== run 1 ==
## ICMS
module ICMS(
    input CLK,
    input RST,
    input radar_echo,
    input scan_for_target,
    input [31:0] jet_speed,
    input [31:0] max_safe_distance,
    input [5:0] wind,
    input thunderstorm,
    input [1:0] visibility,
    input signed [7:0] temperature,
    output radar_pulse_trigger,
    output [31:0] distance_to_target,
    output safe_to_engage,
    output threat_detected,
    output emergency_landing_alert,
    output [1:0] ECSU_state,  
    output [1:0] ARTAU_state
);
   wire severe_weather;
   ARTAU artau_inst (
       .radar_echo(radar_echo),
       .scan_for_target(scan_for_target),
       .jet_speed(jet_speed),
       .max_safe_distance(max_safe_distance),
       .RST(RST),
       .CLK(CLK),
       .radar_pulse_trigger(radar_pulse_trigger),
       .distance_to_target(distance_to_target),
       .threat_detected(threat_detected),
       .ARTAU_state(ARTAU_state)
   );
   ECSU ecsu_inst (
       .CLK(CLK),
       .RST(RST),
       .thunderstorm(thunderstorm),
       .wind(wind),
       .visibility(visibility),
       .temperature(temperature),
  ...
Size in the first run: roughly 3,400 cells after synthesis, ~130 I/O pins, ~24,000 um2 of cells after synthesis.
clock: 11.6 ns
lec_check: 0
abc_area: 1
cap_margin: 20
core_margin: 2
core_utilization: 72
cts_cluster_diameter: 397
cts_cluster_size: 70
place_density: 0.35
setup_slack_margin: 3.0
slew_margin: 20
run.sh (not shown) runs the stock make flow with config.mk's settings and CLKGATE_MAP_FILE=.
In the summary table, run 1 is marked failed, with error DPL-0033 raised in clock tree synthesis.
## Diff of input files: run 2 against run 1
Settings: SETUP_SLACK_MARGIN: 3.0 -> unset; TNS_END_PERCENT: unset -> 20; PLACE_DENSITY: 0.35 -> unset; CAP_MARGIN: 20 -> 40; CTS_CLUSTER_DIAMETER: 397 -> unset; CTS_CLUSTER_SIZE: 70 -> unset; the clock period (ns, I/O delays scaled along): 11.6 -> 24.6.
Results
Run 2 finished end to end and its layout was clean on timing, DRC and antenna. Run 1 got as far as clock tree synthesis, where a tool error ended the run. Compared with run 1, in run 2 gate count after technology mapping now sits at about the same level, setup slack at placement now sits higher, synthesized chip area reported by yosys now sits at about the same level, quantity of I/O buffers inserted on ports now sits at about the same level. Delta (run 2 minus run 1): initial standard-cell utilization of the core comparable; area of the mapped netlist shows no meaningful change; final estimated routing congestion in global placement shrank by about 1.2%; instance area after placement shows a reduction of about 14%; placed wire-length estimate went down 18%.
Setup changes, run 2 to run 3
Settings: CAP_MARGIN changed from 40 to 20; SETUP_SLACK_MARGIN newly set to 3.0; TNS_END_PERCENT removed (was 20); CTS_CLUSTER_SIZE newly set to 70; the clock period (ns, I/O delays scaled along) changed from 24.6 to 11.9.
Findings:
Run 3 did not finish: a tool error stopped it during clock tree synthesis. Comparing run 3 against run 2, there is no change at all in chip footprint. Taking run 2 as the reference, in run 3 number of placed cells counting well taps saw an increase, placer congestion estimate saw a decrease. Run 3 has worst slack at placement below what run 2 had. Total placed instance area: run 3 vs run 2 up about 17%.
Changes in run 4 relative to run 3:
Settings: CTS_CLUSTER_SIZE no longer set, was 70; ABC_AREA no longer set, was 1; SETUP_SLACK_MARGIN no longer set, was 3.0; CORE_UTILIZATION now 40, was 72; the clock period (ns, I/O delays scaled along) now 30.0, was 11.9.
--- outcome ---
Taking run 3 over run 4, the synthesized cell count ratio works out to 1.12. Run 4 completed end to end with timing, DRC and antenna clean. Die area (higher): run 4. When run 4 is measured against run 3, its chip area in the Yosys report turns out about 4% higher. Placement-stage worst setup slack: higher on run 4. Compared with run 3, run 4 shows a part of the Yosys area used for sequential elements that is 0.49 points lower. In run 4, the average footprint of a synthesized cell came out 1.1 um2 above the value in run 3. Delta (run 4 minus run 3): simple-gate share of the synthesized area has decreased; mux share of post-synthesis cell area has increased; count of library flops with an enable pin has remained practically unchanged.

========
Starting RTL as in the previous note.
## ICMS
module ICMS(
    input CLK,
    input RST,
    input radar_echo,
    input scan_for_target,
    input [31:0] jet_speed,
    input [31:0] max_safe_distance,
    input [5:0] wind,
    input thunderstorm,
    input [1:0] visibility,
    input signed [7:0] temperature,
    output radar_pulse_trigger,
    output [31:0] distance_to_target,
    output safe_to_engage,
    output threat_detected,
    output emergency_landing_alert,
    output [1:0] ECSU_state,  
    output [1:0] ARTAU_state
);
   wire severe_weather;
   ARTAU artau_inst (
       .radar_echo(radar_echo),
       .scan_for_target(scan_for_target),
       .jet_speed(jet_speed),
       .max_safe_distance(max_safe_distance),
       .RST(RST),
       .CLK(CLK),
       .radar_pulse_trigger(radar_pulse_trigger),
       .distance_to_target(distance_to_target),
       .threat_detected(threat_detected),
       .ARTAU_state(ARTAU_state)
   );
   ECSU ecsu_inst (
       .CLK(CLK),
       .RST(RST),
       .thunderstorm(thunderstorm),
       .wind(wind),
       .visibility(visibility),
       .temperature(temperature),
       .severe_weather(severe_weather),
       .emergency_landing_alert(emergency_landing_alert),
       .ECSU_state(ECSU_state)
   );
   assign safe_to_engage = (threat_detected) && (!severe_weather);
endmodule
export LEC_CHECK = 0
export ABC_AREA = 0
export CAP_MARGIN = 20
export CELL_PAD_IN_SITES_GLOBAL_PLACEMENT = 1
export CORE_ASPECT_RATIO = 0.5
export CORE_MARGIN = 2
export CORE_UTILIZATION = 63
export CTS_CLUSTER_DIAMETER = 193
export CTS_CLUSTER_SIZE = 99
export GPL_ROUTABILITY_DRIVEN = 0
export SETUP_SLACK_MARGIN = -2.0
export SLEW_MARGIN = 20
export TNS_END_PERCENT = 10
create_clock -name core_clock -period 30.0 [get_ports {CLK}]
The baseline ran to the end with violations: negative setup slack.
Next try:
==> flow/config.mk (replaced) <==
export PLATFORM = sky130hd
export DESIGN_NAME = ICMS
export DESIGN_NICKNAME = ICMS
export VERILOG_FILES = /design/flow/design.v
export SDC_FILE = /design/flow/constraint.sdc
export NUM_CORES = 4
export LEC_CHECK = 0
export CAP_MARGIN = 20
export CELL_PAD_IN_SITES_GLOBAL_PLACEMENT = 0
export CORE_ASPECT_RATIO = 1.13
export CORE_MARGIN = 2
export CORE_UTILIZATION = 44
export CTS_CLUSTER_DIAMETER = 171
export CTS_CLUSTER_SIZE = 73
export GPL_ROUTABILITY_DRIVEN = 0
export GPL_TIMING_DRIVEN = 0
export HOLD_SLACK_MARGIN = 0.04
export MAX_ROUTING_LAYER = met4
export SETUP_SLACK_MARGIN = -2.0
export SLEW_MARGIN = 5
Outcome:
- The new run finished but failed the layout checks on negative setup slack
- wire length grows by 2.6%
- worst hold slack gets worse by 11 ps
- cell area grows by 2.9%
- maximum frequency shrinks by 1.5%
- via count grows by 0.32%
- global-route usage shrinks by 8.9 points
- setup slack gets worse by 470 ps
- synthesized area does not change
- register-to-register slack gets worse by 470 ps
Next try:
==> flow/config.mk (replaced) <==
export PLATFORM = sky130hd
export DESIGN_NAME = ICMS
export DESIGN_NICKNAME = ICMS
export VERILOG_FILES = /design/flow/design.v
export SDC_FILE = /design/flow/constraint.sdc
export NUM_CORES = 4
export LEC_CHECK = 0
export ABC_AREA = 0
export CAP_MARGIN = 20
export CELL_PAD_IN_SITES_GLOBAL_PLACEMENT = 1
export CORE_ASPECT_RATIO = 0.5
export CORE_MARGIN = 2
export CORE_UTILIZATION = 63
export CTS_CLUSTER_DIAMETER = 208
export CTS_CLUSTER_SIZE = 99
export GPL_ROUTABILITY_DRIVEN = 0
export SETUP_SLACK_MARGIN = -2.0
export SLEW_MARGIN = 20
export TNS_END_PERCENT = 10
After rerunning:
- The new run reached the layout checks and failed them: negative setup slack
- wire length falls by about 2.6%
- count of clock-buffer cells in the layout climbs by 4
- setup slack improved by 470 ps
- utilization went up by 20 points
- final cell count came out lower by about 7%
- register-to-register slack gets better by 470 ps
- synthesized area stays the same
- final area shrinks by about 3%
- via count goes down by about 0.3%
- maximum frequency goes up by 1.5%
- global-route usage rises by 8.9 points
Next try:
==> flow/config.mk (replaced) <==
export PLATFORM = sky130hd
export DESIGN_NAME = ICMS
export DESIGN_NICKNAME = ICMS
export VERILOG_FILES = /design/flow/design.v
export SDC_FILE = /design/flow/constraint.sdc
export NUM_CORES = 4
export LEC_CHECK = 0
export CAP_MARGIN = 20
export CORE_MARGIN = 2
export CORE_UTILIZATION = 66
export SLEW_MARGIN = 20
==> flow/constraint.sdc (replaced) <==
create_clock -name core_clock -period 24.5 [get_ports {CLK}]
set_input_delay 4.9000 -clock core_clock [delete_from_list [all_inputs] [get_ports {CLK}]]
set_output_delay 4.9000 -clock core_clock [all_outputs]
set_load 0.01 [all_outputs]
With this change the flow never finished: it broke off in 5_1_grt on DPL-0038.
Die size is lower by a few percent.
Synthesized cell count does not change.
Area after synthesis is unchanged.

========
Setup of job 3941:
ICMS again, from the RTL that the note above started with.
clock: 19.2 ns
lec_check: 0
abc_area: 1
cap_margin: 20
core_margin: 2
core_utilization: 72
cts_cluster_diameter: 222
cts_cluster_size: 73
hold_slack_margin: -0.07
place_density_lb_addon: 0.22
slew_margin: 20
tns_end_percent: 5
FAIL job 3941 @ global routing (5_1_grt): tool exited with error
### job 3941 -> job 2972
- ABC_AREA removed (was 1)
- PLACE_DENSITY_LB_ADDON removed (was 0.22)
- HOLD_SLACK_MARGIN removed (was -0.07)
- CORE_UTILIZATION changed from 72 to 58
- CTS_CLUSTER_DIAMETER removed (was 222)
- CTS_CLUSTER_SIZE removed (was 73)
- the clock period (ns, I/O delays scaled along) changed from 19.2 to 19.1
--- outcome ---
Changes observed in job 2972 relative to job 3941: cell area after synthesis rose by 4.2%; post-synthesis cell count fell by 360; area of the chip rose by 9900 sq um; chip area in the Yosys report rose by 1000 sq um. Compared with job 3941, job 2972 shows area fraction in mux cells higher by 4.1 points. Compared with job 3941, job 2972 shows a higher HPWL after detailed placement. Measured against job 3941, the distinct cell type count of the synthesized netlist of job 2972 comes out at 1.9 times the reference value. Job 2972 finished all stages; layout check result: FAIL, due to negative setup slack. Diff job 3941 -> job 2972: placed cell count climbed 60; share of synthesized cell area in full adder, half adder and majority cells shrank by 0.84 points; number of buffers added by the clock tree synthesis step shows no meaningful change; total core area has increased.
## Diff of input files: job 5583 against job 2972
- removing TNS_END_PERCENT (formerly 5)
- setting CTS_CLUSTER_DIAMETER to 396 for the first time
- changing CORE_UTILIZATION from 58 to 72
- changing the clock period (ns, I/O delays scaled along) from 19.1 to 15.6
--- outcome ---
Measured against each other, job 2972 and job 5583 differ in starting density of the core, the lower figure coming from job 2972. Job 5583 did not make it past detailed placement (3_5_place_dp), where a tool error ended it. Die outline area: job 5583 vs job 2972 down 19%. The site row count in job 5583 was lower than what job 2972 gave. Going from job 2972 to job 5583, vertical die dimension lost about 10%; area of the core has decreased.
Here is what was changed in the inputs of job 1378 compared with job 5583.
- setting TNS_END_PERCENT to 5 for the first time
- removing CTS_CLUSTER_DIAMETER (formerly 396)
- changing CORE_UTILIZATION from 72 to 58
- changing the clock period (ns, I/O delays scaled along) from 15.6 to 23.5
### Flow results
- Count of standard-cell rows ends up higher on job 1378.
- In terms of yosys cell count, job 5583 and job 1378 differ only marginally.
- On floorplan utilization, the lower figure sits with job 1378, not job 5583.
- Taking job 5583 as the reference, in job 1378 die extent in y went up about 11%; total die size picked up an extra 24%; area inside the core boundary now larger; floorplan die width rose by 11%; synthesized area shows no meaningful change.
- As far as chip area in the Yosys report goes, job 1378 and job 5583 are indistinguishable; the numbers are identical.
- Ran to the end and failed final checks on negative setup slack: job 1378.
Here is what was changed in the inputs of job 3149 compared with job 1378.
- CORE_UTILIZATION changed from 58 to 71
- TNS_END_PERCENT removed (was 5)
- the clock period (ns, I/O delays scaled along) changed from 23.5 to 29.0
Results
Job 3149 went all the way through synthesis, placement and routing and the layout is clean on timing, DRC and antenna. Diff job 1378 -> job 3149: clock buffer and inverter area fraction after layout about even, routed wire length fell about 5.4%, routed length on met3 rose 42%. ~same count of multi-input combinational gates in job 1378 and job 3149. Between job 1378 and job 3149, maximum frequency is lower for job 3149, job 1378 comes in above that. A launching instance or port of the critical path of artau_inst.elapsed_time[5]$_DFFE_PP0N_ is what job 1378 shows, while artau_inst.elapsed_time[3]$_DFFE_PP0N_ belongs to job 3149. Compare job 1378 and job 3149 | fraction of the cycle the final worst path needs higher: job 1378. Going from job 1378 to job 3149, normalized max-slew margin went down; total via count in the routed design went down.

========
== job 3098 ==
Starting RTL as in the previous note.
make LEC_CHECK=0 CAP_MARGIN=5 CORE_MARGIN=2 CORE_UTILIZATION=71 CTS_CLUSTER_DIAMETER=28 CTS_CLUSTER_SIZE=73 SETUP_SLACK_MARGIN=5.0 SLEW_MARGIN=20 finish   # period 30.4 ns
For job 3098, the flow was terminated by a tool error in 5_1_grt and produced no final design.
## Diff of input files: job 7050 against job 3098
Settings: CAP_MARGIN now 20, was 5; TNS_END_PERCENT now 5, previously not set; CORE_UTILIZATION now 66, was 71; ABC_AREA now 1, previously not set; SETUP_SLACK_MARGIN no longer set, was 5.0; CTS_CLUSTER_DIAMETER no longer set, was 28; the clock period (ns, I/O delays scaled along) now 19.1, was 30.4.
[summary]
- Although job 7050 finished all stages, its layout failed final checks on setup timing.
- The lower portion of netlist area occupied by mux cells of job 3098 and job 7050 is in job 7050.
- Job 7050 ends up with lower pre-CTS setup slack than job 3098 does.
- Area of the die in job 7050 is 1100 um2 higher than in job 3098
- Compare job 3098 and job 7050 | width of the die higher: job 7050
- Chip area in the Yosys report is lower on job 7050
- Area after synthesis (higher): job 3098
- Relative to job 3098, total setup buffers inserted after CTS has decreased by about 80% in job 7050.
- Unique cell type count in the Yosys netlist, job 3098 and job 7050: higher on job 3098
Inputs modified between job 7050 and job 7704:
Settings: TNS_END_PERCENT removed (was 5); CTS_CLUSTER_SIZE removed (was 73); ABC_AREA removed (was 1); CORE_UTILIZATION changed from 66 to 56; the clock period (ns, I/O delays scaled along) changed from 19.1 to 23.5.
## What came out
- The flow completed for job 7704, but it is not clean: the layout still shows setup timing.
- [compare] base=job 7050 new=job 7704: cell count after synthesis went down by 360, die size up 8400 um2, sequential share of the synthesized area down 0.49 points, first-iteration DRC count saw an increase, highest achievable clock rate saw a decrease.
- Run comparison: job 7704 library cell contributing the largest single delay on the critical path or4_4; job 7050 library cell contributing the largest single delay on the critical path fa_1
- Via count of the first global-routing pass, job 7704 vs job 7050: up by more than 10%
- Job 7704 packs its core looser than job 7050.
What job 2909 does differently from job 7704 at the input level:
Settings: putting CTS_CLUSTER_SIZE at 73 where nothing was set; swapping 56 for 67 in CORE_UTILIZATION; putting SETUP_SLACK_MARGIN at 5.0 where nothing was set; swapping 23.5 for 30.4 in the clock period (ns, I/O delays scaled along).
==> comparison <==
Job 2909 completed end to end with timing, DRC and antenna clean. Between job 7704 and job 2909, final HPWL from detailed placement is lower for job 2909, job 7704 comes in above that. Wire length of the first global-routing pass of job 2909 falls short of that of job 7704 by a few percent. Going from job 7704 to job 2909, the worst relative slew slack was found to have gone down by 4.3 points.

========
== build 77 ==
ICMS again, from the RTL that the note above started with.
export LEC_CHECK = 0
export ABC_AREA = 1
export CAP_MARGIN = 20
export CORE_ASPECT_RATIO = 0.5
export CORE_MARGIN = 2
export CORE_UTILIZATION = 72
export CTS_CLUSTER_DIAMETER = 396
export CTS_CLUSTER_SIZE = 97
export PLACE_DENSITY = 0.4
export SETUP_SLACK_MARGIN = 3.39
export SLEW_MARGIN = 20
export TNS_END_PERCENT = 5
create_clock -name core_clock -period 11.2 [get_ports {CLK}]
Build 77: it failed with a tool error in global routing (5_1_grt), so there are no final results.
The inputs of trial 11 differ from those of build 77 as listed below.
Settings: PLACE_DENSITY: 0.4 -> unset; SETUP_SLACK_MARGIN: 3.39 -> unset; CTS_CLUSTER_SIZE: 97 -> unset; CTS_CLUSTER_DIAMETER: 396 -> unset; ABC_AREA: 1 -> unset; TNS_END_PERCENT: 5 -> unset; CORE_UTILIZATION: 72 -> 40; CORE_ASPECT_RATIO: 0.5 -> unset; the clock period (ns, I/O delays scaled along): 11.2 -> 29.0.
Results
- Looking at the reports, trial 11 completed the entire flow and the layout it produced met the timing, DRC and antenna checks.
- Build 77 -> trial 11: unique cell type count in the Yosys netlist increased by more than half
- [trial 11 vs build 77] adder-cell share of the synthesized area: lower in trial 11
- Diff trial 11 and build 77: die area lower in build 77
- The total instance count after detailed placement number comes out higher for build 77 vs trial 11.
- Build 77 has lower setup slack at placement than trial 11.
- Compared to build 77, trial 11 has netlist area before placement about 4% higher.
- The lower area inside the core boundary of trial 11 and build 77 is in build 77.
